`design/flow/run.sh`:
```
#!/bin/bash
# the make line also repeats each setting of config.mk as NAME=value (left out here)
make -C /OpenROAD-flow-scripts/flow DESIGN_CONFIG=/design/flow/config.mk WORK_HOME=/design/flow/orfs CLKGATE_MAP_FILE= finish
```
`design/flow/config.mk`:
```
export PLATFORM = sky130hd
export DESIGN_NAME = breakout
export DESIGN_NICKNAME = breakout
export VERILOG_FILES = /design/flow/design.v
export SDC_FILE = /design/flow/constraint.sdc
export NUM_CORES = 4
export LEC_CHECK = 0
export CAP_MARGIN = 20
export CORE_MARGIN = 2
export CORE_UTILIZATION = 71
export PLACE_DENSITY_LB_ADDON = 0.09
export SLEW_MARGIN = 20
```
`design/flow/constraint.sdc`:
```
create_clock -name core_clock -period 2.42 [get_ports {clk}]
set_input_delay 0.4840 -clock core_clock [delete_from_list [all_inputs] [get_ports {clk}]]
set_output_delay 0.4840 -clock core_clock [all_outputs]
set_load 0.01 [all_outputs]
```
`design/flow/design.v`:
```
`timescale 1ns / 1ps
module vga(
	input logic clk,
	input logic reset,
	output logic hsync,
	output logic vsync,		
	output logic [9:0] hc,
	output logic [9:0] vc
	);
parameter hpixels = 800;  
parameter vlines = 521;   
parameter hpulse = 96; 	  
parameter vpulse = 2; 	  
parameter hbp = 144; 	  
parameter hfp = 784; 	  
parameter vbp = 31; 	  
parameter vfp = 511; 	  
always @( posedge clk )
begin
		if ( reset )
		begin
			hc <= 0;
			vc <= 0;
		end
		else
		if ( hc < hpixels - 1)
			hc <= hc + 1;
		else
		begin
			hc <= 0;
			if (vc < vlines - 1)
				vc <= vc + 1;
			else
				vc <= 0;
		end
	end
assign hsync = (hc < hpulse) ? 0:1;
assign vsync = (vc < vpulse) ? 0:1;
endmodule
module game(
    input logic clk,
    input logic [9:0] xpos,
    input logic [9:0] ypos,
    input logic rightmove,
    input logic leftmove,
    input logic reset,
    output logic [2:0] red,
    output logic [2:0] green,
    output logic [2:0] blue);
logic [8:0] paddlePosition;
logic [2:0] quadAr, quadBr;
always @(posedge clk)
begin
if ( reset == 1 )
paddlePosition = 280;
else if ( rightmove == 1 )
paddlePosition = paddlePosition + 3;
else if ( leftmove == 1 )
paddlePosition = paddlePosition - 3; 
end
logic [9:0] ballX;
logic [8:0] ballY;
logic ballXpos, ballYpos;
logic Xbounce, Ybounce;
wire endOfFrame = (xpos == 0 && ypos == 480);
integer b; 
always @(posedge clk) 
begin
 if (reset)
 begin
  ballX <= 0;
  ballY <= 0;
 end
 else if (endOfFrame) 
 begin 
  if (ballX == 0 && ballY == 0) 
  begin   
  ballX <= 25;
  ballY <= 280;  
  end
  else
   begin
   if (ballXpos ^ Xbounce) 
    ballX <= ballX + b;  
   else 
    ballX <= ballX - b;  
   if (ballYpos ^ Ybounce) 
    ballY <= ballY + b;   
   else
    ballY <= ballY - b;   
  end
 end 
end
logic [5:0] missTimer; 
logic brick_alive1;
logic brick_alive2;
logic brick_alive3;
logic brick_alive4;
logic brick_alive5;
logic brick_alive6;
logic brick_alive7;
logic brick_alive8;
logic brick_alive9; 
logic brick_alive10;
logic brick_alive11;
logic brick_alive12;
logic brick_alive13;
logic brick_alive14;
logic brick_alive15;
logic brick_alive16;
logic brick_alive17;
logic brick_alive18;
logic brick_alive19;
logic brick_alive20;
logic brick_alive21;
logic brick_alive22;
logic brick_alive23;
logic brick_alive24;
logic brick_alive25;
logic brick_alive26;
logic brick_alive27;
logic brick_alive28;
logic brick_alive29;
logic brick_alive30;
logic brick_alive31;
logic brick_alive32;
logic brick_alive33;
logic brick_alive34;
logic brick_alive35;
logic brick_alive36;
logic brick_alive37;
logic brick_alive38;  
logic brick_alive39;
logic brick_alive40;
logic brick_alive41;
logic brick_alive42;
logic brick_alive43;
logic brick_alive44;
logic brick_alive45; 
logic brick_alive46;
logic brick_alive47;
logic brick_alive48;
logic brick_alive49;
logic brick_alive50;
logic brick_alive51;
logic brick_alive52;
logic brick_alive53;
logic brick_alive54;
logic brick_alive55;
logic brick_alive56;
logic brick_alive57;
logic brick_alive58;
logic brick_alive59;
logic brick_alive60;
logic brick_alive61;
logic brick_alive62;
logic brick_alive63;
logic brick_alive64;
logic brick_alive65;
logic brick_alive66;
logic brick_alive67;
logic brick_alive68;
logic brick_alive69;
logic brick_alive70;
logic brick_alive71;
logic brick_alive72;
logic brick_alive73;
logic brick_alive74;
logic brick_alive75;
logic brick_alive76;
logic brick_alive77;
logic brick_alive78;
logic brick_alive79;
logic brick_alive80;
logic brick_alive81;
logic brick_alive82;
logic brick_alive83;
logic brick_alive84;
logic brick_alive85;
logic brick_alive86;
logic brick_alive87;
logic brick_alive88;
logic brick_alive89;
logic brick_alive90;
logic brick_alive91;
logic brick_alive92;
logic brick_alive93;
logic brick_alive94;
logic brick_alive95;
logic brick_alive96;
wire area = (xpos < 640 && ypos < 480);
wire top = (area && ypos <= 10);
wire bottom = (area && ypos >= 476);
wire left = (area && xpos <= 3);
wire right = (area && xpos >= 637);
wire border = (area && (left || right || top ));
wire brick1 = ((area && xpos >= 13 && xpos <=55 && ypos<=50 && ypos>=30)&& brick_alive1);
wire brick2 = ((area && xpos >= 65 && xpos <=107 && ypos<=50 && ypos>=30)&& brick_alive2);
wire brick3 = ((area && xpos >= 117 && xpos <=159 && ypos<=50 && ypos>=30)&& brick_alive3);
wire brick4 = ((area && xpos >= 169 && xpos <=211 && ypos<=50 && ypos>=30)&& brick_alive4);
wire brick5 = ((area && xpos >= 221 && xpos <=263 && ypos<=50 && ypos>=30)&& brick_alive5);
wire brick6 = ((area && xpos >= 273 && xpos <=315 && ypos<=50 && ypos>=30)&& brick_alive6);
wire brick7 = ((area && xpos >= 325 && xpos <=367 && ypos<=50 && ypos>=30)&& brick_alive7);
wire brick8 = ((area && xpos >= 377 && xpos <=419 && ypos<=50 && ypos>=30)&& brick_alive8);
wire brick9 = ((area && xpos >= 429 && xpos <=471 && ypos<=50 && ypos>=30)&& brick_alive9);
wire brick10 = ((area && xpos >= 481 && xpos <=523 && ypos<=50 && ypos>=30)&& brick_alive10);
wire brick11 = ((area && xpos >= 533 && xpos <=575 && ypos<=50 && ypos>=30)&& brick_alive11);
wire brick12 = ((area && xpos >= 585 && xpos <=627 && ypos<=50 && ypos>=30)&& brick_alive12);
wire brick13 = ((area && xpos >= 13 && xpos <=55 && ypos<=80 && ypos>=60)&& brick_alive13);
wire brick14 = ((area && xpos >= 65 && xpos <=107 && ypos<=80 && ypos>=60)&& brick_alive14);
wire brick15 = ((area && xpos >= 117 && xpos <=159 && ypos<=80 && ypos>=60)&& brick_alive15);
wire brick16 = ((area && xpos >= 169 && xpos <=211 && ypos<=80 && ypos>=60)&& brick_alive16);
wire brick17 = ((area && xpos >= 221 && xpos <=263 && ypos<=80 && ypos>=60)&& brick_alive17);
wire brick18 = ((area && xpos >= 273 && xpos <=315 && ypos<=80 && ypos>=60)&& brick_alive18);
wire brick19 = ((area && xpos >= 325 && xpos <=367 && ypos<=80 && ypos>=60)&& brick_alive19);
wire brick20 = ((area && xpos >= 377 && xpos <=419 && ypos<=80 && ypos>=60)&& brick_alive20);
wire brick21 = ((area && xpos >= 429 && xpos <=471 && ypos<=80 && ypos>=60)&& brick_alive21);
wire brick22 = ((area && xpos >= 481 && xpos <=523 && ypos<=80 && ypos>=60)&& brick_alive22);
wire brick23 = ((area && xpos >= 533 && xpos <=575 && ypos<=80 && ypos>=60)&& brick_alive23);
wire brick24 = ((area && xpos >= 585 && xpos <=627 && ypos<=80 && ypos>=60)&& brick_alive24);
wire brick25 = ((area && xpos >= 13 && xpos <=55 && ypos<=110 && ypos>=90)&& brick_alive25);
wire brick26 = ((area && xpos >= 65 && xpos <=107 && ypos<=110 && ypos>=90)&& brick_alive26);
wire brick27 = ((area && xpos >= 117 && xpos <=159 && ypos<=110 && ypos>=90)&& brick_alive27);
wire brick28 = ((area && xpos >= 169 && xpos <=211 && ypos<=110 && ypos>=90)&& brick_alive28);
wire brick29 = ((area && xpos >= 221 && xpos <=263 && ypos<=110 && ypos>=90)&& brick_alive29);
wire brick30 = ((area && xpos >= 273 && xpos <=315 && ypos<=110 && ypos>=90)&& brick_alive30);
wire brick31 = ((area && xpos >= 325 && xpos <=367 && ypos<=110 && ypos>=90)&& brick_alive31);
wire brick32 = ((area && xpos >= 377 && xpos <=419 && ypos<=110 && ypos>=90)&& brick_alive32);
wire brick33 = ((area && xpos >= 429 && xpos <=471 && ypos<=110 && ypos>=90)&& brick_alive33);
wire brick34 = ((area && xpos >= 481 && xpos <=523 && ypos<=110 && ypos>=90)&& brick_alive34);
wire brick35 = ((area && xpos >= 533 && xpos <=575 && ypos<=110 && ypos>=90)&& brick_alive35);
wire brick36 = ((area && xpos >= 585 && xpos <=627 && ypos<=110 && ypos>=90)&& brick_alive36);
wire brick37 = ((area && xpos >= 13 && xpos <=55 && ypos<=140 && ypos>=120)&& brick_alive37);
wire brick38 = ((area && xpos >= 65 && xpos <=107 && ypos<=140 && ypos>=120)&& brick_alive38);
wire brick39 = ((area && xpos >= 117 && xpos <=159 && ypos<=140 && ypos>=120)&& brick_alive39);
wire brick40 = ((area && xpos >= 169 && xpos <=211 && ypos<=140 && ypos>=120)&& brick_alive40);
wire brick41 = ((area && xpos >= 221 && xpos <=263 && ypos<=140 && ypos>=120)&& brick_alive41);
wire brick42 = ((area && xpos >= 273 && xpos <=315 && ypos<=140 && ypos>=120)&& brick_alive42);
wire brick43 = ((area && xpos >= 325 && xpos <=367 && ypos<=140 && ypos>=120)&& brick_alive43);
wire brick44 = ((area && xpos >= 377 && xpos <=419 && ypos<=140 && ypos>=120)&& brick_alive44);
wire brick45 = ((area && xpos >= 429 && xpos <=471 && ypos<=140 && ypos>=120)&& brick_alive45);
wire brick46 = ((area && xpos >= 481 && xpos <=523 && ypos<=140 && ypos>=120)&& brick_alive46);
wire brick47 = ((area && xpos >= 533 && xpos <=575 && ypos<=140 && ypos>=120)&& brick_alive47);
wire brick48 = ((area && xpos >= 585 && xpos <=627 && ypos<=140 && ypos>=120)&& brick_alive48);
wire brick49 = ((area && xpos >= 13 && xpos <=55 && ypos<=170 && ypos>=150)&& brick_alive49);
wire brick50 = ((area && xpos >= 65 && xpos <=107 && ypos<=170 && ypos>=150)&& brick_alive50);
wire brick51 = ((area && xpos >= 117 && xpos <=159 && ypos<=170 && ypos>=150)&& brick_alive51);
wire brick52 = ((area && xpos >= 169 && xpos <=211 && ypos<=170 && ypos>=150)&& brick_alive52);
wire brick53 = ((area && xpos >= 221 && xpos <=263 && ypos<=170 && ypos>=150)&& brick_alive53);
wire brick54 = ((area && xpos >= 273 && xpos <=315 && ypos<=170 && ypos>=150)&& brick_alive54);
wire brick55 = ((area && xpos >= 325 && xpos <=367 && ypos<=170 && ypos>=150)&& brick_alive55);
wire brick56 = ((area && xpos >= 377 && xpos <=419 && ypos<=170 && ypos>=150)&& brick_alive56);
wire brick57 = ((area && xpos >= 429 && xpos <=471 && ypos<=170 && ypos>=150)&& brick_alive57);
wire brick58 = ((area && xpos >= 481 && xpos <=523 && ypos<=170 && ypos>=150)&& brick_alive58);
wire brick59 = ((area && xpos >= 533 && xpos <=575 && ypos<=170 && ypos>=150)&& brick_alive59);
wire brick60 = ((area && xpos >= 585 && xpos <=627 && ypos<=170 && ypos>=150)&& brick_alive60);
wire brick61 = ((area && xpos >= 13 && xpos <=55 && ypos<=200 && ypos>=180)&& brick_alive61);
wire brick62 = ((area && xpos >= 65 && xpos <=107 && ypos<=200 && ypos>=180)&& brick_alive62);
wire brick63 = ((area && xpos >= 117 && xpos <=159 && ypos<=200 && ypos>=180)&& brick_alive63);
wire brick64 = ((area && xpos >= 169 && xpos <=211 && ypos<=200 && ypos>=180)&& brick_alive64);
wire brick65 = ((area && xpos >= 221 && xpos <=263 && ypos<=200 && ypos>=180)&& brick_alive65);
wire brick66 = ((area && xpos >= 273 && xpos <=315 && ypos<=200 && ypos>=180)&& brick_alive66);
wire brick67 = ((area && xpos >= 325 && xpos <=367 && ypos<=200 && ypos>=180)&& brick_alive67);
wire brick68 = ((area && xpos >= 377 && xpos <=419 && ypos<=200 && ypos>=180)&& brick_alive68);
wire brick69 = ((area && xpos >= 429 && xpos <=471 && ypos<=200 && ypos>=180)&& brick_alive69);
wire brick70 = ((area && xpos >= 481 && xpos <=523 && ypos<=200 && ypos>=180)&& brick_alive70);
wire brick71 = ((area && xpos >= 533 && xpos <=575 && ypos<=200 && ypos>=180)&& brick_alive71);
wire brick72 = ((area && xpos >= 585 && xpos <=627 && ypos<=200 && ypos>=180)&& brick_alive72);
wire brick73 = ((area && xpos >= 13 && xpos <=55 && ypos<=230 && ypos>=210)&& brick_alive73);
wire brick74 = ((area && xpos >= 65 && xpos <=107 && ypos<=230 && ypos>=210)&& brick_alive74);
wire brick75 = ((area && xpos >= 117 && xpos <=159 && ypos<=230 && ypos>=210)&& brick_alive75);
wire brick76 = ((area && xpos >= 169 && xpos <=211 && ypos<=230 && ypos>=210)&& brick_alive76);
wire brick77 = ((area && xpos >= 221 && xpos <=263 && ypos<=230 && ypos>=210)&& brick_alive77);
wire brick78 = ((area && xpos >= 273 && xpos <=315 && ypos<=230 && ypos>=210)&& brick_alive78);
wire brick79 = ((area && xpos >= 325 && xpos <=367 && ypos<=230 && ypos>=210)&& brick_alive79);
wire brick80 = ((area && xpos >= 377 && xpos <=419 && ypos<=230 && ypos>=210)&& brick_alive80);
wire brick81 = ((area && xpos >= 429 && xpos <=471 && ypos<=230 && ypos>=210)&& brick_alive81);
wire brick82 = ((area && xpos >= 481 && xpos <=523 && ypos<=230 && ypos>=210)&& brick_alive82);
wire brick83 = ((area && xpos >= 533 && xpos <=575 && ypos<=230 && ypos>=210)&& brick_alive83);
wire brick84 = ((area && xpos >= 585 && xpos <=627 && ypos<=230 && ypos>=210)&& brick_alive84);
wire brick85 = ((area && xpos >= 13 && xpos <=55 && ypos<=260 && ypos>=240)&& brick_alive85);
wire brick86 = ((area && xpos >= 65 && xpos <=107 && ypos<=260 && ypos>=240)&& brick_alive86);
wire brick87 = ((area && xpos >= 117 && xpos <=159 && ypos<=260 && ypos>=240)&& brick_alive87);
wire brick88 = ((area && xpos >= 169 && xpos <=211 && ypos<=260 && ypos>=240)&& brick_alive88);
wire brick89 = ((area && xpos >= 221 && xpos <=263 && ypos<=260 && ypos>=240)&& brick_alive89);
wire brick90 = ((area && xpos >= 273 && xpos <=315 && ypos<=260 && ypos>=240)&& brick_alive90);
wire brick91 = ((area && xpos >= 325 && xpos <=367 && ypos<=260 && ypos>=240)&& brick_alive91);
wire brick92 = ((area && xpos >= 377 && xpos <=419 && ypos<=260 && ypos>=240)&& brick_alive92);
wire brick93 = ((area && xpos >= 429 && xpos <=471 && ypos<=260 && ypos>=240)&& brick_alive93);
wire brick94 = ((area && xpos >= 481 && xpos <=523 && ypos<=260 && ypos>=240)&& brick_alive94);
wire brick95 = ((area && xpos >= 533 && xpos <=575 && ypos<=260 && ypos>=240)&& brick_alive95);
wire brick96 = ((area && xpos >= 585 && xpos <=627 && ypos<=260 && ypos>=240)&& brick_alive96);
integer a;
wire paddle = (xpos >= paddlePosition+4 && xpos <= paddlePosition+80+a && ypos >= 440 && ypos <= 447); 
wire ball = (xpos >= ballX && xpos <= ballX+5 && ypos >= ballY && ypos <= ballY+5); 
wire background = (area && !(border || paddle || ball));
wire missed = area && missTimer != 0;
wire reditems = (missed || border || paddle || ball || brick1 || brick2 || brick3 || brick4 || brick5 || brick6 || brick7 || brick8 
                                                 || brick9 || brick10 || brick11 || brick12 || brick13 || brick14 || brick15 || brick16 
                 || brick17 || brick18 || brick19 || brick20 || brick21 || brick22 || brick23 || brick24 
                 || brick73 || brick74 || brick75 || brick76 || brick77 || brick78 || brick79 || brick80 
                 || brick81 || brick82 || brick83 || brick84 || brick85 || brick86 || brick87 || brick88 
                 || brick89 || brick90 || brick91 || brick92 || brick93 || brick94 || brick95 || brick96);
wire greenitems = (missed ||  border || paddle ||ball || brick25 || brick26 || brick27 || brick28 || brick29 || brick32
                                  || brick33 || brick34 || brick35 || brick36 || brick37 || brick38 || brick39 || brick40 
                                  || brick41 || brick42 || brick43 || brick44 || brick45 || brick46 || brick47 || brick48 
                                  || brick49 || brick50 || brick51 || brick52 || brick53 || brick54 || brick55 || brick56 
                                  || brick57 || brick58 || brick59 || brick60 || brick61 || brick62 || brick63 || brick64 
                                  || brick65 || brick66 || brick67 || brick68 || brick69 || brick70 || brick71 || brick72 
                                  || brick73 || brick74 || brick75 || brick76 || brick77 || brick78 || brick79 || brick80 
                                  || brick81 || brick82 || brick83 || brick84 || brick85 || brick86 || brick87 || brick88 
                                  || brick89 || brick90 || brick91 || brick92 || brick93 || brick94 || brick95 || brick96);
wire blueitems = (missed ||  border || paddle || ball || brick25 || brick26 || brick27 || brick28 || brick29 || brick30 || brick31 || brick32 
                                                   || brick33 || brick34 || brick35 || brick36 || brick37 || brick38 || brick39 || brick40 
                                                 || brick41 || brick42 || brick43 || brick44 || brick45 || brick46 || brick47 || brick48);
wire red1 = reditems & 1;
wire green1 = greenitems & 1;
wire blue1 = blueitems & 1;
assign red  = { reditems,red1, red1};
assign green =  { greenitems, green1, green1 };
assign blue  =  { blueitems, blue1, blue1 };
always @(posedge clk)
begin
 if (reset)
  begin
  Xbounce <= 0;
  Ybounce <= 0;
  missTimer <= 0;
  ballXpos <= 1;
  ballYpos <= 1;
a = 4;
b = 3;
brick_alive1=1;
brick_alive2=1;
brick_alive3=1;
brick_alive4=1;
brick_alive5=1;
brick_alive6=1;
brick_alive7=1;
brick_alive8=1;
brick_alive9=1; 
brick_alive10=1;
brick_alive11=1;
brick_alive12=1;
brick_alive13=1;
brick_alive14=1;
brick_alive15=1;
brick_alive16=1;
brick_alive17=1;
brick_alive18=1;
brick_alive19=1;
brick_alive20=1;
brick_alive21=1;
brick_alive22=1;
brick_alive23=1;
brick_alive24=1;
brick_alive25=1;
brick_alive26=1;
brick_alive27=1;
brick_alive28=1;
brick_alive29=1;
brick_alive30=1;
brick_alive31=1;
brick_alive32=1;
brick_alive33=1;
brick_alive34=1;
brick_alive35=1;
brick_alive36=1;
brick_alive37=1;
brick_alive38=1;  
brick_alive39=1;
brick_alive40=1;
brick_alive41=1;
brick_alive42=1;
brick_alive43=1;
brick_alive44=1;
brick_alive45=1; 
brick_alive46=1;
brick_alive47=1;
brick_alive48=1;
brick_alive49=1;
brick_alive50=1;
brick_alive51=1;
brick_alive52=1;
brick_alive53=1;
brick_alive54=1;
brick_alive55=1;
brick_alive56=1;
brick_alive57=1;
brick_alive58=1;
brick_alive59=1;
brick_alive60=1;
brick_alive61=1;
brick_alive62=1;
brick_alive63=1;
brick_alive64=1;
brick_alive65=1;
brick_alive66=1;
brick_alive67=1;
brick_alive68=1;
brick_alive69=1;
brick_alive70=1;
brick_alive71=1;
brick_alive72=1;
brick_alive73=1;
brick_alive74=1;
brick_alive75=1;
brick_alive76=1;
brick_alive77=1;
brick_alive78=1;
brick_alive79=1;
brick_alive80=1;
brick_alive81=1;
brick_alive82=1;
brick_alive83=1;
brick_alive84=1;
brick_alive85=1;
brick_alive86=1;
brick_alive87=1;
brick_alive88=1;
brick_alive89=1;
brick_alive90=1;
brick_alive91=1;
brick_alive92=1;
brick_alive93=1;
brick_alive94=1;
brick_alive95=1;
brick_alive96=1;
  end
 else if (!endOfFrame)
  begin
  if (ball && (left || right))
   Xbounce <= 1;
  if (ball && (top || bottom || (paddle && ballYpos)))
   Ybounce <= 1;
  if (ball && bottom)
   missTimer <= 60; 
     if (ball && (area && xpos >= 13 && xpos <=55 && ypos<=50 && ypos>=30)) 
     brick_alive1 = 0;
     if (ball && (area && xpos >= 65 && xpos <=107 && ypos<=50 && ypos>=30)) 
     brick_alive2=0;
     if (ball&& (area && xpos >= 117 && xpos <=159 && ypos<=50 && ypos>=30))
     brick_alive3=0;
     if ( ball && (area && xpos >= 169 && xpos <=211 && ypos<=50 && ypos>=30)) 
    brick_alive4=0;
     if ( ball && (area && xpos >= 221 && xpos <=263 && ypos<=50 && ypos>=30)) 
    brick_alive5=0;
     if ( ball&& (area && xpos >= 273 && xpos <=315 && ypos<=50 && ypos>=30)) 
    brick_alive6=0;
     if (ball&& (area && xpos >= 325 && xpos <=367 && ypos<=50 && ypos>=30)) begin
    brick_alive7=0;
    end
     if ( ball&& (area && xpos >= 377 && xpos <=419 && ypos<=50 && ypos>=30)) begin
    brick_alive8=0;
    end
     if ( ball&& (area && xpos >= 429 && xpos <=471 && ypos<=50 && ypos>=30)) begin
    brick_alive9=0;
    end
     if ( ball && (area && xpos >= 481 && xpos <=523 && ypos<=50 && ypos>=30)) begin
    brick_alive10=0;
    end
     if ( ball && (area && xpos >= 533 && xpos <=575 && ypos<=50 && ypos>=30)) begin
    brick_alive11=0;
    end
     if ( ball && (area && xpos >= 585 && xpos <=627 && ypos<=50 && ypos>=30)) begin
    brick_alive12=0;
    end
     if (ball && (area && xpos >= 13 && xpos <=55 && ypos<=80 && ypos>=60))begin
     brick_alive13 = 0;
    end
     if (ball && (area && xpos >= 65 && xpos <=107 && ypos<=80 && ypos>=60)) begin
     brick_alive14=0;
    end
     if (ball&& (area && xpos >= 117 && xpos <=159 && ypos<=80 && ypos>=60))begin
     brick_alive15=0;
    end
     if ( ball && (area && xpos >= 169 && xpos <=211 && ypos<=80 && ypos>=60)) begin
    brick_alive16=0;
    end
     if ( ball && (area && xpos >= 221 && xpos <=263 && ypos<=80 && ypos>=60)) begin
    brick_alive17=0;
    end
     if ( ball&& (area && xpos >= 273 && xpos <=315 && ypos<=80 && ypos>=60)) begin
    brick_alive18=0;
    end
     if (ball&& (area && xpos >= 325 && xpos <=367 && ypos<=80 && ypos>=60)) begin
    brick_alive19=0;
    end
     if ( ball&& (area && xpos >= 377 && xpos <=419 && ypos<=80 && ypos>=60)) begin
    brick_alive20=0;
    end
     if ( ball&& (area && xpos >= 429 && xpos <=471 && ypos<=80 && ypos>=60)) begin
    brick_alive21=0;
    end
     if ( ball && (area && xpos >= 481 && xpos <=523 && ypos<=80 && ypos>=60)) begin
    brick_alive22=0;
    end
     if ( ball && (area && xpos >= 533 && xpos <=575 && ypos<=80 && ypos>=60)) begin
    brick_alive23=0;
    end
     if ( ball && (area && xpos >= 585 && xpos <=627 && ypos<=80 && ypos>=60)) begin
    brick_alive24=0;
    end
     if (ball && (area && xpos >= 13 && xpos <=55 && ypos<=110 && ypos>=90)) begin
     brick_alive25 = 0;
    end
     if (ball && (area && xpos >= 65 && xpos <=107 && ypos<=110 && ypos>=90)) begin
     brick_alive26=0;
    end
     if (ball&& (area && xpos >= 117 && xpos <=159 && ypos<=110 && ypos>=90))begin
     brick_alive27=0;
    end
     if ( ball && (area && xpos >= 169 && xpos <=211 && ypos<=110 && ypos>=90)) begin
    brick_alive28=0;
    end
     if ( ball && (area && xpos >= 221 && xpos <=263 && ypos<=110 && ypos>=90)) begin
    brick_alive29=0;
    end
     if ( ball&& (area && xpos >= 273 && xpos <=315 && ypos<=110 && ypos>=90)) begin
    brick_alive30=0;
    a=40;
    end
     if (ball&& (area && xpos >= 325 && xpos <=367 && ypos<=110 && ypos>=90)) begin
    brick_alive31=0;
    b=5;
    end
     if ( ball&& (area && xpos >= 377 && xpos <=419 && ypos<=110 && ypos>=90)) begin
    brick_alive32=0;
    end
     if ( ball&& (area && xpos >= 429 && xpos <=471 && ypos<=110 && ypos>=90)) begin
    brick_alive33=0;
    end
     if ( ball && (area && xpos >= 481 && xpos <=523 && ypos<=110 && ypos>=90)) begin
    brick_alive34=0;
    end
     if ( ball && (area && xpos >= 533 && xpos <=575 && ypos<=110 && ypos>=90)) begin
    brick_alive35=0;
    end
     if ( ball && (area && xpos >= 585 && xpos <=627 && ypos<=110 && ypos>=90)) begin
    brick_alive36=0;
    end
     if (ball && (area && xpos >= 13 && xpos <=55 && ypos<=140 && ypos>=120))begin
     brick_alive37 = 0;
    end
     if (ball && (area && xpos >= 65 && xpos <=107 && ypos<=140 && ypos>=120)) begin
     brick_alive38=0;
    end
     if (ball&& (area && xpos >= 117 && xpos <=159 && ypos<=140 && ypos>=120))begin
     brick_alive39=0;
    end
     if ( ball && (area && xpos >= 169 && xpos <=211 && ypos<=140 && ypos>=120)) begin
    brick_alive40=0;
    end
     if ( ball && (area && xpos >= 221 && xpos <=263 && ypos<=140 && ypos>=120)) begin
    brick_alive41=0;
    end
     if ( ball&& (area && xpos >= 273 && xpos <=315 && ypos<=140 && ypos>=120)) begin
    brick_alive42=0;
    end
     if (ball&& (area && xpos >= 325 && xpos <=367 && ypos<=140 && ypos>=120)) begin
    brick_alive43=0;
    end
     if ( ball&& (area && xpos >= 377 && xpos <=419 && ypos<=140 && ypos>=120)) begin
    brick_alive44=0;
    end
     if ( ball&& (area && xpos >= 429 && xpos <=471 && ypos<=140 && ypos>=120)) begin
    brick_alive45=0;
    end
     if ( ball && (area && xpos >= 481 && xpos <=523 && ypos<=140 && ypos>=120)) begin
    brick_alive46=0;
    end
     if ( ball && (area && xpos >= 533 && xpos <=575 && ypos<=140 && ypos>=120)) begin
    brick_alive47=0;
    end
     if ( ball && (area && xpos >= 585 && xpos <=627 && ypos<=140 && ypos>=120)) begin
    brick_alive48=0;
    end
     if (ball && (area && xpos >= 13 && xpos <=55 && ypos<=170 && ypos>=150)) begin
     brick_alive49 = 0;
    end
     if (ball && (area && xpos >= 65 && xpos <=107 && ypos<=170 && ypos>=150)) begin
     brick_alive50=0;
    end
     if (ball&& (area && xpos >= 117 && xpos <=159 && ypos<=170 && ypos>=150))begin
     brick_alive51=0;
    end
     if ( ball && (area && xpos >= 169 && xpos <=211 && ypos<=170 && ypos>=150)) begin
    brick_alive52=0;
    end
     if ( ball && (area && xpos >= 221 && xpos <=263 && ypos<=170 && ypos>=150)) begin
    brick_alive53=0;
    end
     if ( ball&& (area && xpos >= 273 && xpos <=315 && ypos<=170 && ypos>=150)) begin
    brick_alive54=0;
    end
     if (ball&& (area && xpos >= 325 && xpos <=367 && ypos<=170 && ypos>=150)) begin
    brick_alive55=0;
    end
     if ( ball&& (area && xpos >= 377 && xpos <=419 && ypos<=170 && ypos>=150)) begin
    brick_alive56=0;
    end
     if ( ball&& (area && xpos >= 429 && xpos <=471 && ypos<=170 && ypos>=150)) begin
    brick_alive57=0;
    end
     if ( ball && (area && xpos >= 481 && xpos <=523 && ypos<=170 && ypos>=150)) begin
    brick_alive58=0;
    end
     if ( ball && (area && xpos >= 533 && xpos <=575 && ypos<=170 && ypos>=150)) begin
    brick_alive59=0;
    end
     if ( ball && (area && xpos >= 585 && xpos <=627 && ypos<=170 && ypos>=150)) begin
    brick_alive60=0;
    end
     if (ball && (area && xpos >= 13 && xpos <=55 && ypos<=200 && ypos>=180)) begin
     brick_alive61 = 0;
    end
     if (ball && (area && xpos >= 65 && xpos <=107 && ypos<=200 && ypos>=180)) begin
     brick_alive62=0;
    end
     if (ball&& (area && xpos >= 117 && xpos <=159 && ypos<=200 && ypos>=180))begin
     brick_alive63=0;
    end
     if ( ball && (area && xpos >= 169 && xpos <=211 && ypos<=200 && ypos>=180)) begin
    brick_alive64=0;
    end
     if ( ball && (area && xpos >= 221 && xpos <=263 && ypos<=200 && ypos>=180)) begin
    brick_alive65=0;
    end
     if ( ball&& (area && xpos >= 273 && xpos <=315 && ypos<=200 && ypos>=180)) begin
    brick_alive66=0;
    end
     if (ball&& (area && xpos >= 325 && xpos <=367 && ypos<=200 && ypos>=180)) begin
    brick_alive67=0;
    end
     if ( ball&& (area && xpos >= 377 && xpos <=419 && ypos<=200 && ypos>=180)) begin
    brick_alive68=0;
    end
     if ( ball&& (area && xpos >= 429 && xpos <=471 && ypos<=200 && ypos>=180)) begin
    brick_alive69=0;   
    end
     if ( ball && (area && xpos >= 481 && xpos <=523 && ypos<=200 && ypos>=180)) begin
    brick_alive70=0;
    end
     if ( ball && (area && xpos >= 533 && xpos <=575 && ypos<=200 && ypos>=180)) begin
    brick_alive71=0;
    end
     if ( ball && (area && xpos >= 585 && xpos <=627 && ypos<=200 && ypos>=180)) begin
    brick_alive72=0;
    end
     if (ball && (area && xpos >= 13 && xpos <=55 && ypos<=230 && ypos>=210)) begin
     brick_alive73 =0;
    end
     if (ball && (area && xpos >= 65 && xpos <=107 && ypos<=230 && ypos>=210)) begin
     brick_alive74=0;
    end
     if (ball&& (area && xpos >= 117 && xpos <=159 && ypos<=230 && ypos>=210))begin
     brick_alive75=0;
    end
     if ( ball && (area && xpos >= 169 && xpos <=211 && ypos<=230 && ypos>=210)) begin
    brick_alive76=0;
    end
     if ( ball && (area && xpos >= 221 && xpos <=263 && ypos<=230 && ypos>=210)) begin
    brick_alive77=0;
    end
     if ( ball&& (area && xpos >= 273 && xpos <=315 && ypos<=230 && ypos>=210)) begin
    brick_alive78=0;
    end
     if (ball&& (area && xpos >= 325 && xpos <=367 && ypos<=230 && ypos>=210)) begin
    brick_alive79=0;
    end
     if ( ball&& (area && xpos >= 377 && xpos <=419 && ypos<=230 && ypos>=210)) begin
    brick_alive80=0;
    end
     if ( ball&& (area && xpos >= 429 && xpos <=471 && ypos<=230 && ypos>=210)) begin
    brick_alive81=0;
    end
     if ( ball && (area && xpos >= 481 && xpos <=523 && ypos<=230 && ypos>=210)) begin
    brick_alive82=0;
    end
     if ( ball && (area && xpos >= 533 && xpos <=575 && ypos<=230 && ypos>=210)) begin
    brick_alive83=0;
    end
     if ( ball && (area && xpos >= 585 && xpos <=627 && ypos<=230 && ypos>=210)) begin
    brick_alive84=0;
    end
     if (ball && (area && xpos >= 13 && xpos <=55 && ypos<=260 && ypos>=240)) begin
     brick_alive85 = 0;
    end
     if (ball && (area && xpos >= 65 && xpos <=107 && ypos<=260 && ypos>=240)) begin
     brick_alive86=0;
    end
     if (ball&& (area && xpos >= 117 && xpos <=159 && ypos<=260 && ypos>=240))begin
     brick_alive87=0;
    end
     if ( ball && (area && xpos >= 169 && xpos <=211 && ypos<=260 && ypos>=240)) begin
    brick_alive88=0;
    end
     if ( ball && (area && xpos >= 221 && xpos <=263 && ypos<=260 && ypos>=240)) begin
    brick_alive89=0;
    end
     if ( ball&& (area && xpos >= 273 && xpos <=315 && ypos<=260 && ypos>=240)) begin
    brick_alive90=0;
    end
     if (ball&& (area && xpos >= 325 && xpos <=367 && ypos<=260 && ypos>=240)) begin
    brick_alive91=0;
    end
     if ( ball&& (area && xpos >= 377 && xpos <=419 && ypos<=260 && ypos>=240)) begin
    brick_alive92=0;
    end
     if ( ball&& (area && xpos >= 429 && xpos <=471 && ypos<=260 && ypos>=240)) begin
    brick_alive93=0;
    end
     if ( ball && (area && xpos >= 481 && xpos <=523 && ypos<=260 && ypos>=240)) begin
    brick_alive94=0;
    end
     if ( ball && (area && xpos >= 533 && xpos <=575 && ypos<=260 && ypos>=240)) begin
    brick_alive95=0;
    end
     if ( ball && (area && xpos >= 585 && xpos <=627 && ypos<=260 && ypos>=240)) begin
    brick_alive96=0;
    end    
 end
  else 
  begin
  if (ballX == 0 && ballY == 0)
   begin 
   ballXpos <= 1;
   ballYpos <= 1;
   Xbounce <= 0;
   Ybounce <= 0;
  end 
  else 
  begin
   if (Xbounce)
    ballXpos <= ~ballXpos;
   if (Ybounce)
    ballYpos <= ~ballYpos;   
   Xbounce <= 0; 
   Ybounce <= 0; 
   if (missTimer != 0)
    missTimer <= missTimer - 1;
  end
 end
end  
endmodule
module breakout(
    input logic clk,
    input logic right,
    input logic left,
    input logic reset,
    output logic [2:0] red,
    output logic [2:0] green,
    output logic [2:0] blue,
    output logic hsync,
    output logic vsync
    );
logic [9:0] xpos;
logic [9:0] ypos;
vga signal_generator_inst(clk, reset, hsync, vsync, xpos, ypos);
game game_inst(clk, xpos, ypos, right, left, reset, red, green, blue);                                                                  
endmodule
```
==> flow_summary_export.csv, run 1 <==
group,metric,value,unit
synthesis,yosys_cells,1189,
die,die_h,123,µm
outcome,status,"stopped before the end",
synthesis,top_area_cell,"dfxtp_1",
synthesis,top_logic_kind,"AND-OR/OR-AND gates",
placed_design,place_area,12530,µm²
synthesis,yosysSeqAreaShare,31.06,%
synthesis,synth.cell_area,10050,µm²
placed_design,hpwl,24930,µm
synthesis,ys_ff,156,
placed_design,gp_congestion,0.9810,
synthesis,yosys-top-cells-count,"156 x dfxtp_1, 109 x nand2_1, 95 x ha_1, 82 x nor2_1, 66 x o21ai_0",
outcome,tool.error,"[ERROR DPL-0038] Utilization greater than 100%, impossible to legalize",
placed_design,place.port_buffers,14,
synthesis,yosysUniqueCellTypes,82,
die,core_util_floorplan,72.44,%
synthesis,ys_chip_area,10050,µm²
synthesis,ys_sh_xor,6.272,%
synthesis,edf_count,0,
die,rows,43,
synthesis,ys_sh_simple,20.38,%
synthesis,aoi_share,23.78,%
synthesis,mux_share,0.09955,%
synthesis,post_synth.cell_area_avg,8.456,µm²
outcome,stop_stage,"4_1_cts",
synthesis,ys_sh_adder,12.62,%
synthesis,synth.most_common_cell,"dfxtp_1",
synthesis,synth_nets,1292,
die,die_width,123,µm
die,boundaryPins,15,
die,dieArea,15130,µm²
synthesis,synthDominantCellAreaShare,31.06,%
placed_design,dp_slack,-1.933,ns
synthesis,ys.flop_type,"dfxtp_1",
die,core_area,13880,µm²
synthesis,syn_inst,1189,
synthesis,synth_warnings,2,
synthesis,synthArstFlopShare,0,%
synthesis,ys_top_cells_by_area,"dfxtp_1 31%, ha_1 12%, a21o_1 4.7%",
==> per-stage QoR <==
step                power (mW)  cells
detailed placement       3.831   1615
global placement         3.749   1615
floorplan                3.387   1189
==> run 2: changes to the inputs <==
- CORE_ASPECT_RATIO: unset -> 0.66
- CORE_MARGIN: 2 -> 5
- CORE_UTILIZATION: 71 -> 58
- GPL_TIMING_DRIVEN: unset -> 1
- PLACE_DENSITY_LB_ADDON: 0.09 -> unset
- SETUP_SLACK_MARGIN: unset -> 0.72
- clock period: 2.42 -> 6.11 ns (I/O delays scaled with it)
==> run 2 against run 1 <==
The run now finishes clean. Synthesized cell count did not move. Synthesized area stayed put. Die size increased by 33%.
==> flow_summary_export.csv, run 2 <==
group,metric,value,unit
worst_setup_path,start_kind,"register",
clock_network,clock_latency,0.43,ns
route,drt_iter0_drc,891,
run,warning_count,39,
placed_design,place.port_buffers,14,
die,core_area,17180,µm²
synthesis,edf_count,0,
power,power_leader,"registers",
global_route,grt_first_pass_wirelength,43950,µm
sta,period_minus_slack,5.235,ns
synthesis,ys_ff,156,
final_layout,area_delta_synth_final,7.479,%
worst_setup_path,cp_num_buf_inv,2,
synthesis,ys_sh_adder,12.62,%
synthesis,aoi_share,23.78,%
sta,tns,0,ns
worst_setup_path,reg2reg_from,"game_inst.ballX[0]$_SDFFE_PP0P_",
final_layout,num-nets-final,1270,
power,clock_net_power,1.05,mW
placed_design,dp_slack,0.7001,ns
sta,setup_ws,0.8747,ns
power,switchingPower,707.4,µW
power,vdd_ir_drop_max,147.6,µV
worst_setup_path,path_cells,"ha_2 -> fa_2 -> nor2_1 -> nor2_1 -> o31ai_1 -> xor2_1 -> ha_1 -> nand3_2 -> a211o_1 -> a221oi_2 -> a2111oi_1 -> buf_4 -> a211oi_4 -> nor4b_4 -> o21ai_2 -> dlygate4sd2_1",
synthesis,yosys-top-cells-count,"156 x dfxtp_1, 109 x nand2_1, 95 x ha_1, 82 x nor2_1, 66 x o21ai_0",
route,wire_per_inst,19.40,µm
global_route,grt_usage,27.65,%
synthesis,ys_chip_area,10050,µm²
worst_setup_path,crit_top_cell,"nor2_1",
clock_network,cts_tree,"done",
worst_setup_path,setup.worst_path.end_class,"output pin",
sta,rsz0062_at_grt,"yes",
hold_path,min_path_type,"register to register",
power,combPwrFrac,12.5,%
hold_path,worstHoldPathCells,1,
synthesis,ys.flop_type,"dfxtp_1",
worst_setup_path,reg2reg_to,"game_inst.brick_alive36$_SDFFE_PP1P_",
route,vias,8752,
power,leakagePower,3.999,nW
synthesis,yosysUniqueCellTypes,82,
sta,drv_slew,0,
synthesis,top_area_cell,"dfxtp_1",
synthesis,yosys_cells,1189,
synthesis,synth_warnings,2,
synthesis,ys_sh_simple,20.38,%
worst_setup_path,critical-path-top-delay-family,"AND-OR/OR-AND gates",
synthesis,mux_share,0.09955,%
synthesis,synthArstFlopShare,0,%
route,diodes,0,
clock_network,cts.sinks,156,
sta,worst_pin_slew,0.9514,ns
sta,hold_viol_final,0,
die,core_util_floorplan,58.54,%
route,drc,0,
synthesis,ys_top_cells_by_area,"dfxtp_1 31%, ha_1 12%, a21o_1 4.7%",
placed_design,gp_congestion,0.9099,
route,ant_nets,0,
power,cellPowerDensity,223.8,nW/µm²
clock_network,clockBufferDepth,2,
final_layout,fill_cells,1526,
route,wl,27260,µm
clock_network,htree_num_levels,4,
worst_setup_path,cp_slowest_cell,"dfxtp_2",
sta,finalCritPeriodShare,85.68,%
global_route,grt_pass1_vias,7992,
clock_network,cts_setup_buffers,0,
worst_setup_path,rr_worst_depth,10,
power,p_seq_share,44.1,%
synthesis,syn_inst,1189,
die,rows,39,
power,p_clk_share,43.3,%
synthesis,synthDominantCellAreaShare,31.06,%
global_route,antenna_found_initial,0,
worst_setup_path,worstSetupPathType,"register to output pin",
sta,max_freq,191.0,MHz
hold_path,holdPathEnd,"game_inst.brick_alive91$_SDFFE_PP1P_",
worst_setup_path,setup.worst_path.start,"game_inst.paddlePosition[2]$_SDFFE_PP0P_",
placed_design,hpwl,19350,µm
die,die_h,117.0,µm
synthesis,yosysSeqAreaShare,31.06,%
power,total_power,2.419,mW
synthesis,ys_sh_xor,6.272,%
outcome,status,"no timing/DRC/antenna violations",
synthesis,post_synth.cell_area_avg,8.456,µm²
route,dr.pass1.iters,8,
synthesis,top_logic_kind,"AND-OR/OR-AND gates",
sta,finClkSkew,0.01079,ns
worst_setup_path,max_stage_delay,0.36,ns
clock_network,cts_inserted_buffers,17,
die,boundaryPins,15,
synthesis,synth.cell_area,10050,µm²
die,dieArea,20130,µm²
worst_setup_path,crit_cells,16,
global_route,grt_max_degree,78,
sta,setup_viol,0,
sta,max-slew-margin-rel,36.49,%
synthesis,synth.most_common_cell,"dfxtp_1",
worst_setup_path,arrival,4.01,ns
route,vias_per_cell,6.229,
power,internal_power,1.711,mW
synthesis,synth_nets,1292,
worst_setup_path,critPathRequiredTime,4.89,ns
run,maxCapViolations,0,
power,seq-power,1.07,mW
die,die_width,172.1,µm
worst_setup_path,rrSetupSlack,2.34,ns
clock_network,clk_pin_slew_worst_paths,0.07,ns
clock_network,cts_root_buffer,"clkbuf_16",
power,swShare,29.25,%
hold_path,hold_start,"game_inst.brick_alive91$_SDFFE_PP1P_",
global_route,grt.overflow.total,0,
worst_setup_path,critPathCapture,"blue[2]",
worst_setup_path,crit_path_max_fanout,7,
power,pg_comb,304,µW
[run 2: cell type report]
class	count	area, µm²	area share (%)
Multi-Input combinational cell	911	6392	59.15
Sequential cell	156	3127	28.93
Clock buffer	18	429.2	3.971
Tap cell	225	281.5	2.605
Timing Repair Buffer	28	231.5	2.142
Inverter	53	198.9	1.841
Clock inverter	14	146.4	1.355
[run 2: per-layer routing]
metal	wire [µm]	up-vias	share of wire, %	global-route usage [%]
met5	0	-	0	0
met4	420	0	1.5	6.754
met3	2091	40	7.7	5.774
met2	10790	303	40	38.52
met1	13960	4156	51	43.13
li1	-	4253	-	-
[run 2: through the flow]
stage          instances  hold WS [ns]  utilization, %  cell area, µm²
2_1_floorplan       1189        0.4254               -           10050
3_3_place_gp        1373        0.4314           59.36           10200
3_5_place_dp        1373        0.4399           59.36           10200
4_1_cts             1405        0.4557           62.82           10790
5_1_grt             1405        0.4640           62.92           10810
6_report            1405        0.4542           62.92           10810
[run 2: timing repair]
action	CTS	global route
endpoints found under the setup margin	9	9
pin swaps	2	3
hold buffers	0	0
gates resized	20	10
==> run 3: changes to the inputs <==
- ABC_AREA: unset -> 1
- CORE_ASPECT_RATIO: 0.66 -> 0.71
- CORE_MARGIN: 5 -> 2
- CORE_UTILIZATION: 58 -> 72
- CTS_CLUSTER_DIAMETER: unset -> 375
- CTS_CLUSTER_SIZE: unset -> 98
- GPL_TIMING_DRIVEN: 1 -> unset
- HOLD_SLACK_MARGIN: unset -> 0.3
- SETUP_SLACK_MARGIN: 0.72 -> 2.68
- TNS_END_PERCENT: unset -> 10
- clock period: 6.11 -> 9.85 ns (I/O delays scaled with it)
==> run 3 against run 2 <==
Sequential power shrank 39%. Die size shrank 18%. Clock power shrank 35%. Flip-flop count is the same. First-iteration DRC count grew 69%. Worst setup slack gained 2.5 ns. Wire length grew 23%. Cell count grew 35%. Via count grew 35%. Critical endpoint is now green[0]. Power shrank 36%.
==> flow_summary_export.csv, run 3 <==
group,metric,value,unit
outcome,status,"no timing/DRC/antenna violations",
worst_setup_path,reg2reg_to,"game_inst.a[2]$_SDFFE_PP1P_",
final_layout,area_delta_synth_final,6.275,%
placed_design,gp_congestion,0.9981,
synthesis,yosysSeqAreaShare,27.87,%
global_route,grt_pass1_vias,10540,
clock_network,cts_tree,"done",
route,vias,11830,
worst_setup_path,rr_worst_depth,18,
sta,finClkSkew,0.01271,ns
worst_setup_path,path_cells,"inv_1 -> o21ai_0 -> nand2_1 -> nor3_1 -> nand3_1 -> xor2_1 -> ha_1 -> nand2_1 -> nor2_1 -> nand3_1 -> o21ai_1 -> inv_1 -> a21oi_2 -> nand3_2 -> nand3_1 -> inv_1 -> nand2_1 -> nor2_2 -> nand2_1 -> clkdlybuf4s50_1",
power,leakagePower,5.758,nW
worst_setup_path,rrSetupSlack,5.43,ns
sta,finalCritPeriodShare,65.89,%
die,die_width,152.1,µm
final_layout,postLayoutCellArea,11910,µm²
synthesis,ys_sh_xor,3.595,%
power,vdd_ir_drop_max,98.49,µV
sta,max_freq,154.1,MHz
power,swShare,29.48,%
worst_setup_path,max_stage_delay,0.55,ns
sta,hold_viol_final,0,
route,dr.pass1.iters,10,
worst_setup_path,crit_cells,20,
global_route,grt_max_degree,66,
clock_network,clockBufferDepth,2,
clock_network,cts.sinks,156,
clock_network,cts_root_buffer,"clkbuf_16",
global_route,antenna_found_initial,0,
route,diodes,0,
synthesis,aoi_share,12.98,%
synthesis,ys.flop_type,"dfxtp_1",
clock_network,clk_pin_slew_worst_paths,0.07,ns
hold_path,min_path_type,"register to register",
synthesis,synth_warnings,2,
synthesis,yosys_cells,1708,
worst_setup_path,crit_top_cell,"nand2_1",
sta,drv_slew,0,
power,switchingPower,454.9,µW
worst_setup_path,setup.worst_path.end_class,"output pin",
die,rows,38,
worst_setup_path,reg2reg_from,"game_inst.ballX[0]$_SDFFE_PP0P_",
die,core_util_floorplan,73.43,%
power,combPwrFrac,13.1,%
route,ant_nets,0,
power,pg_comb,202,µW
die,die_h,109.1,µm
synthesis,edf_count,0,
power,internal_power,1.088,mW
synthesis,ys_chip_area,11210,µm²
die,core_area,15260,µm²
global_route,grt.overflow.total,0,
worst_setup_path,critical-path-top-delay-family,"simple AND/OR/NAND/NOR gates",
sta,period_minus_slack,6.490,ns
global_route,grt_usage,39.93,%
power,cellPowerDensity,129.6,nW/µm²
hold_path,holdPathEnd,"game_inst.brick_alive15$_SDFFE_PP1P_",
placed_design,hpwl,24070,µm
worst_setup_path,cp_slowest_cell,"clkdlybuf4s50_1",
placed_design,place.port_buffers,14,
synthesis,synth.cell_area,11210,µm²
worst_setup_path,critPathCapture,"green[0]",
synthesis,ys_sh_simple,34.75,%
route,vias_per_cell,6.229,
hold_path,worstHoldPathCells,2,
global_route,grt_first_pass_wirelength,53270,µm
run,warning_count,37,
synthesis,ys_sh_adder,11.32,%
power,total_power,1.543,mW
clock_network,cts-resized-gates,0,
synthesis,synth_nets,1811,
route,wire_per_inst,17.63,µm
clock_network,clock_latency,0.44,ns
route,wl,33480,µm
worst_setup_path,cp_num_buf_inv,4,
synthesis,syn_inst,1708,
route,drt_iter0_drc,1505,
sta,worst_pin_slew,1.026,ns
clock_network,cts_setup_buffers,0,
power,p_clk_share,44.5,%
clock_network,cts_inserted_buffers,17,
sta,tns,0,ns
worst_setup_path,setup.worst_path.start,"game_inst.ballX[0]$_SDFFE_PP0P_",
clock_network,htree_num_levels,4,
synthesis,yosys-top-cells-count,"399 x nand2_1, 238 x nor2_1, 173 x inv_1, 158 x nand3_1, 156 x dfxtp_1",
sta,setup_viol,0,
clock_network,hold_buffers,0,
synthesis,synthDominantCellAreaShare,27.87,%
synthesis,yosysUniqueCellTypes,54,
sta,max-slew-margin-rel,31.33,%
worst_setup_path,critPathRequiredTime,7.88,ns
worst_setup_path,start_kind,"register",
power,clock_net_power,686,µW
die,boundaryPins,15,
synthesis,ys_top_cells_by_area,"dfxtp_1 28%, nand2_1 13%, ha_1 11%",
sta,rsz0062_at_grt,"no",
route,drc,0,
synthesis,top_area_cell,"dfxtp_1",
synthesis,mux_share,0,%
synthesis,post_synth.cell_area_avg,6.561,µm²
sta,holdWs,0.4499,ns
final_layout,postLayoutCoreUtil,78.04,%
final_layout,num-nets-final,1790,
power,p_seq_share,42.4,%
power,seq-power,655,µW
hold_path,hold_start,"game_inst.brick_alive15$_SDFFE_PP1P_",
worst_setup_path,worstSetupPathType,"register to output pin",
placed_design,place_area,11310,µm²
synthesis,top_logic_kind,"simple AND/OR/NAND/NOR gates",
worst_setup_path,arrival,4.52,ns
worst_setup_path,crit_path_max_fanout,15,
power,power_leader,"clock",
run,maxCapViolations,0,
synthesis,synth.most_common_cell,"nand2_1",
synthesis,synthArstFlopShare,0,%
synthesis,ys_ff,156,
die,dieArea,16590,µm²
run 3: final cells by class:
cell class	instances	area (µm²)
inverters	188	706.9
fillers	1176	3352
well taps	200	250.2
repair buffers	24	210.2
multi-input cells	1300	7022
flip-flops and latches	156	3123
clock inverters	14	172.7
clock buffers	17	425.4
run 3: stage by stage:
| stage | setup slack [ns] | instances |
|---|---|---|
| 2_1_floorplan | 5.080 | 1708 |
| 3_3_place_gp | 4.120 | 1868 |
| 4_1_cts | 3.465 | 1899 |
| 6_report | 3.360 | 1899 |
| 3_5_place_dp | 3.940 | 1868 |
| 5_1_grt | 3.049 | 1899 |
run 3: routing by layer:
metal  GRT usage, %  up-vias  routed length, µm
li1               -     5611                  -
met1          56.20     5311              14230
met2          57.88      816              13620
met3          13.43       90               4926
met4          11.95        0                704
met5              0        -                  0
==> run 4: changes to the inputs <==
- CAP_MARGIN: 20 -> 0
- CORE_ASPECT_RATIO: 0.71 -> unset
- CTS_CLUSTER_DIAMETER: 375 -> 350
- CTS_CLUSTER_SIZE: 98 -> unset
- GPL_ROUTABILITY_DRIVEN: unset -> 0
- HOLD_SLACK_MARGIN: 0.3 -> unset
- MIN_ROUTING_LAYER: unset -> met1
- PLACE_DENSITY_LB_ADDON: unset -> 0.07
- SETUP_SLACK_MARGIN: 2.68 -> 0.51
- TNS_END_PERCENT: 10 -> 100
- clock period: 9.85 -> 3.9 ns (I/O delays scaled with it)
==> run 4 against run 3 <==
The layout now fails its checks (setup timing). Hold slack worse by 0.0024 ns. Combinational power grew to 3.3 times the previous value. Critical path depth grew 1. Global-route usage is 0.34 points higher. Worst setup slack worse by 3.5 ns.
==> flow_summary_export.csv, run 4 <==
group,metric,value,unit
outcome,status,"complete, but fails checks",
outcome,so.violations,"setup timing",
power,clock_net_power,1.64,mW
synthesis,ys.flop_type,"dfxtp_1",
global_route,grt_usage,40.28,%
sta,hold_viol_final,0,
clock_network,htree_num_levels,4,
hold_path,min_path_type,"register to register",
sta,max_freq,246.3,MHz
worst_setup_path,reg2reg_from,"game_inst.ballX[0]$_SDFFE_PP0P_",
synthesis,syn_inst,1708,
die,core_area,15200,µm²
worst_setup_path,max_stage_delay,0.38,ns
worst_setup_path,path_cells,"ha_4 -> fa_2 -> o21ai_2 -> nand2_1 -> nand2_1 -> inv_2 -> ha_4 -> nand2_4 -> nor2_4 -> nand2_2 -> nand2_1 -> nand2_1 -> nand2_1 -> nand2_2 -> nand3_4 -> nand3_4 -> inv_2 -> nand2_2 -> nor2_4 -> nand2_2 -> buf_2",
die,boundaryPins,15,
synthesis,ys_sh_xor,3.595,%
global_route,grt.overflow.total,0,
final_layout,area_delta_synth_final,12.94,%
clock_network,clockBufferDepth,2,
synthesis,ys_sh_simple,34.75,%
synthesis,synthDominantCellAreaShare,27.87,%
sta,finalCritPeriodShare,104.1,%
clock_network,cts_inserted_buffers,17,
placed_design,dp_slack,-0.1350,ns
power,leakagePower,6.155,nW
power,combPwrFrac,16.7,%
placed_design,place.port_buffers,14,
synthesis,synth.most_common_cell,"nand2_1",
global_route,grt_max_degree,49,
sta,finClkSkew,0.01262,ns
synthesis,yosysSeqAreaShare,27.87,%
route,wire_per_inst,17.35,µm
synthesis,yosys-top-cells-count,"399 x nand2_1, 238 x nor2_1, 173 x inv_1, 158 x nand3_1, 156 x dfxtp_1",
worst_setup_path,crit_top_cell,"nand2_1",
synthesis,synthArstFlopShare,0,%
worst_setup_path,cp_slowest_cell,"fa_2",
placed_design,place_area,11840,µm²
die,rows,45,
sta,setup_ws,-0.1598,ns
route,vias,12340,
synthesis,top_logic_kind,"simple AND/OR/NAND/NOR gates",
power,pg_comb,661,µW
final_layout,num-nets-final,1865,
worst_setup_path,cp_num_buf_inv,3,
clock_network,hold_buffers,0,
worst_setup_path,start_kind,"register",
worst_setup_path,rrSetupSlack,0.64,ns
hold_path,hold_start,"game_inst.brick_alive85$_SDFFE_PP1P_",
worst_setup_path,arrival,3.28,ns
synthesis,synth_warnings,2,
worst_setup_path,rr_worst_depth,22,
run,warning_count,37,
synthesis,yosysUniqueCellTypes,54,
die,die_h,128.8,µm
worst_setup_path,setup.worst_path.start,"game_inst.paddlePosition[2]$_SDFFE_PP0P_",
synthesis,aoi_share,12.98,%
power,swShare,31.08,%
placed_design,hpwl,23220,µm
synthesis,ys_chip_area,11210,µm²
synthesis,edf_count,0,
global_route,gr-usage-met3,7.900,%
sta,rsz0062_at_grt,"yes",
worst_setup_path,setup.worst_path.end_class,"output pin",
synthesis,synth.cell_area,11210,µm²
final_layout,seqCellArea,3137,µm²
route,dr.pass1.iters,9,
clock_network,clock_latency,0.44,ns
sta,drv_slew,0,
sta,period_minus_slack,4.060,ns
clock_network,cts_root_buffer,"clkbuf_16",
route,drt_iter0_drc,1793,
synthesis,ys_top_cells_by_area,"dfxtp_1 28%, nand2_1 13%, ha_1 11%",
synthesis,ys_sh_adder,11.32,%
power,total_power,3.954,mW
global_route,grt_pass1_vias,11230,
worst_setup_path,crit_path_max_fanout,3,
worst_setup_path,critPathCapture,"blue[1]",
power,cellPowerDensity,312.4,nW/µm²
final_layout,postLayoutCellArea,12660,µm²
final_layout,comb_area,7191,µm²
route,drc,0,
synthesis,yosys_cells,1708,
route,vias_per_cell,6.284,
run,maxCapViolations,0,
global_route,grt_busiest_layer,"met2",
synthesis,top_area_cell,"dfxtp_1",
worst_setup_path,worstSetupPathType,"register to output pin",
synthesis,post_synth.cell_area_avg,6.561,µm²
power,p_clk_share,41.5,%
worst_setup_path,reg2reg_to,"game_inst.brick_alive91$_SDFFE_PP1P_",
hold_path,holdPathEnd,"game_inst.brick_alive85$_SDFFE_PP1P_",
clock_network,cts_tree,"done",
global_route,use_met2,65.02,%
worst_setup_path,critical-path-top-delay-family,"simple AND/OR/NAND/NOR gates",
power,p_seq_share,41.8,%
power,vdd_ir_drop_max,319.1,µV
synthesis,ys_ff,156,
clock_network,clk_pin_slew_worst_paths,0.07,ns
hold_path,worstHoldPathCells,2,
power,internal_power,2.725,mW
die,dieArea,16580,µm²
die,core_util_floorplan,73.72,%
synthesis,mux_share,0,%
worst_setup_path,critPathRequiredTime,3.12,ns
power,power_leader,"registers",
sta,setup_viol,9,
global_route,grt_util_met1,52.79,%
global_route,grt_first_pass_wirelength,53660,µm
clock_network,cts.sinks,156,
worst_setup_path,crit_cells,21,
route,ant_nets,0,
synthesis,synth_nets,1811,
power,switchingPower,1.229,mW
final_layout,fill_cells,1013,
global_route,antenna_found_initial,1,
power,seq-power,1.65,mW
sta,max-slew-margin-rel,26.70,%
route,wl,34080,µm
die,die_width,128.8,µm
sta,worst_pin_slew,1.097,ns
run 4: cell type report:
cell class | instances | area share, %
Timing Repair Buffer | 99 | 6.376
Antenna cell | 1 | 0.01977
Clock inverter | 14 | 1.137
Tap cell | 188 | 1.858
Clock buffer | 18 | 3.391
Inverter | 188 | 5.625
Sequential cell | 156 | 24.78
Multi-Input combinational cell | 1300 | 56.81
run 4: through the flow:
stage	setup TNS (ns)	hold WS, ns	util, %	instances
6_report	-1.289	0.4474	83.26	1964
5_1_grt	-1.933	0.4603	83.24	1963
4_1_cts	-0.01600	0.4486	81.87	1957
3_5_place_dp	-1.110	0.4344	77.89	1922
3_3_place_gp	-0.4939	0.4284	77.89	1922
2_1_floorplan	0	0.4192	-	1708
run 4: what timing repair did:
action | 4_1_cts | 5_1_grt
cloned | 0 | 1
buffers inserted | 3 | 5
gates resized | 56 | 46
endpoints found under the setup margin | 48 | 79
pin swaps | 13 | 18
run 4: routing by layer:
layer / share of wire [%] / wire, µm
met1: 39 / 13190
met2: 45 / 15400
met3: 12 / 4039
met4: 4.3 / 1450
met5: 0 / 0
==> run 5: changes to the inputs <==
- ABC_AREA: 1 -> unset
- CAP_MARGIN: 0 -> 20
- CORE_UTILIZATION: 72 -> 40
- CTS_CLUSTER_DIAMETER: 350 -> unset
- GPL_ROUTABILITY_DRIVEN: 0 -> unset
- MIN_ROUTING_LAYER: met1 -> unset
- PLACE_DENSITY_LB_ADDON: 0.07 -> unset
- SETUP_SLACK_MARGIN: 0.51 -> unset
- TNS_END_PERCENT: 100 -> unset
- clock period: 3.9 -> 4.91 ns (I/O delays scaled with it)
==> run 5 against run 4 <==
The run now finishes clean. Synthesized cell count fell by 30%. Combinational power fell by 37%. Wire length fell by 21%. Power fell by 22%. Critical endpoint is now blue[2].
==> flow_summary_export.csv, run 5 <==
group,metric,value,unit
outcome,status,"no timing/DRC/antenna violations",
die,die_width,162.5,µm
clock_network,cts_setup_buffers,0,
global_route,grt.overflow.total,0,
route,vias_per_cell,5.655,
power,combPwrFrac,13.6,%
worst_setup_path,setup.worst_path.start,"game_inst.a[2]$_SDFFE_PP1P_",
synthesis,synth_warnings,2,
synthesis,edf_count,0,
synthesis,ys_ff,156,
worst_setup_path,crit_top_cell,"nor2_2",
synthesis,synth.cell_area,10050,µm²
synthesis,synthDominantCellAreaShare,31.06,%
synthesis,ys_sh_adder,12.62,%
global_route,antenna_found_initial,0,
worst_setup_path,critical-path-top-delay-family,"AND-OR/OR-AND gates",
route,drc,0,
die,dieArea,26420,µm²
clock_network,htree_num_levels,4,
power,power_leader,"clock",
sta,max_freq,210.6,MHz
route,dr.pass1.iters,6,
sta,drv_slew,0,
worst_setup_path,max_stage_delay,0.46,ns
clock_network,clock_latency,0.44,ns
synthesis,ys.flop_type,"dfxtp_1",
synthesis,synth_nets,1292,
sta,max-slew-margin-rel,34.72,%
worst_setup_path,worstSetupPathType,"register to output pin",
final_layout,num-nets-final,1295,
sta,setup_viol,0,
synthesis,synthArstFlopShare,0,%
synthesis,ys_sh_xor,6.272,%
worst_setup_path,critPathCapture,"blue[2]",
worst_setup_path,cp_slowest_cell,"a2111oi_2",
synthesis,mux_share,0.09955,%
global_route,grt_first_pass_wirelength,43990,µm
synthesis,ys_sh_simple,20.38,%
sta,tns,0,ns
power,p_seq_share,42.7,%
synthesis,yosysUniqueCellTypes,82,
worst_setup_path,path_cells,"ha_4 -> fa_2 -> nor2_2 -> nor2_2 -> o31ai_2 -> xor2_1 -> ha_1 -> nand3_2 -> o22ai_1 -> nor3_1 -> a221oi_2 -> a2111oi_2 -> a211oi_2 -> buf_4 -> nor4b_4 -> o21ai_2 -> clkdlybuf4s15_2",
sta,rsz0062_at_grt,"yes",
run,warning_count,38,
synthesis,synth.most_common_cell,"dfxtp_1",
sta,worst_pin_slew,0.9793,ns
power,internal_power,2.162,mW
power,p_clk_share,43.8,%
worst_setup_path,reg2reg_to,"game_inst.brick_alive29$_SDFFE_PP1P_",
hold_path,holdPathEnd,"game_inst.brick_alive93$_SDFFE_PP1P_",
synthesis,yosys_cells,1189,
die,core_util_floorplan,40.28,%
sta,setup_ws,0.1616,ns
route,drt_iter0_drc,745,
synthesis,syn_inst,1189,
power,leakagePower,4.150,nW
power,seq-power,1.32,mW
synthesis,top_area_cell,"dfxtp_1",
synthesis,ys_chip_area,10050,µm²
worst_setup_path,rrSetupSlack,1.27,ns
worst_setup_path,cp_num_buf_inv,2,
route,wl,26990,µm
worst_setup_path,crit_cells,17,
power,switchingPower,925.4,µW
clock_network,cts_root_buffer,"clkbuf_16",
worst_setup_path,crit_path_max_fanout,3,
sta,hold_viol_final,0,
hold_path,hold_start,"game_inst.brick_alive93$_SDFFE_PP1P_",
power,cellPowerDensity,276.2,nW/µm²
synthesis,yosys-top-cells-count,"156 x dfxtp_1, 109 x nand2_1, 95 x ha_1, 82 x nor2_1, 66 x o21ai_0",
clock_network,clockBufferDepth,2,
global_route,grt_pass1_vias,8289,
power,clock_net_power,1.35,mW
clock_network,clk_pin_slew_worst_paths,0.07,ns
final_layout,area_delta_synth_final,11.20,%
sta,finClkSkew,0.01914,ns
hold_path,min_path_type,"register to register",
clock_network,cts_tree,"done",
placed_design,hpwl,19310,µm
route,diodes,0,
placed_design,gp_congestion,0.8566,
synthesis,yosysSeqAreaShare,31.06,%
worst_setup_path,rr_worst_depth,10,
global_route,grt_usage,20.94,%
route,ant_nets,0,
die,rows,58,
clock_network,cts_inserted_buffers,17,
worst_setup_path,arrival,3.77,ns
worst_setup_path,reg2reg_from,"game_inst.ballX[5]$_SDFFE_PP0P_",
power,pg_comb,419,µW
synthesis,top_logic_kind,"AND-OR/OR-AND gates",
power,swShare,29.97,%
hold_path,worstHoldPathCells,1,
synthesis,aoi_share,23.78,%
sta,finalCritPeriodShare,96.71,%
placed_design,place.port_buffers,14,
worst_setup_path,critPathRequiredTime,3.93,ns
worst_setup_path,start_kind,"register",
die,die_h,162.5,µm
synthesis,post_synth.cell_area_avg,8.456,µm²
global_route,grt_max_degree,105,
worst_setup_path,setup.worst_path.end_class,"output pin",
power,vdd_ir_drop_max,200.3,µV
clock_network,cts.sinks,156,
die,boundaryPins,15,
route,vias,8681,
run,maxCapViolations,0,
route,wire_per_inst,17.58,µm
sta,period_minus_slack,4.748,ns
die,core_area,24960,µm²
synthesis,ys_top_cells_by_area,"dfxtp_1 31%, ha_1 12%, a21o_1 4.7%",
placed_design,dp_slack,-0.01516,ns
[run 5: layout make-up]
class | instances | area [µm²]
Inverter | 53 | 198.9
Timing Repair Buffer | 53 | 415.4
Fill cell | 2517 | 13780
Sequential cell | 156 | 3126
Clock buffer | 17 | 425.4
Clock inverter | 15 | 187.7
Tap cell | 330 | 412.9
Multi-Input combinational cell | 911 | 6415
[run 5: per-layer routing]
metal | GRT usage (%) | part of all wire, % | vias up
li1 | - | - | 4301
met1 | 29.49 | 48 | 4143
met2 | 33.77 | 45 | 212
met3 | 2.674 | 5.1 | 25
met4 | 5.752 | 1.5 | 0
met5 | 0 | 0 | -
[run 5: metrics by stage]
stage               cells  power, mW  hold WS [ns]  utilization, %  cell area, µm²
global placement     1504      1.741        0.4331           42.15           10520
floorplan            1189      1.649        0.4254               -           10050
global route         1535      3.211        0.4659           44.79           11180
detailed placement   1504      1.749        0.4394           42.15           10520
CTS                  1536      3.099        0.4573           44.71           11160
finish               1535      3.088        0.4552           44.79           11180
[run 5: repair_timing]
item / in CTS / in global routing
hold buffers: 0 / 0
cloned: 0 / 0
endpoints found under the setup margin: 9 / 9
pin swaps: 6 / 9
gates resized: 34 / 6
Power is estimated from default activity; no workload was simulated.
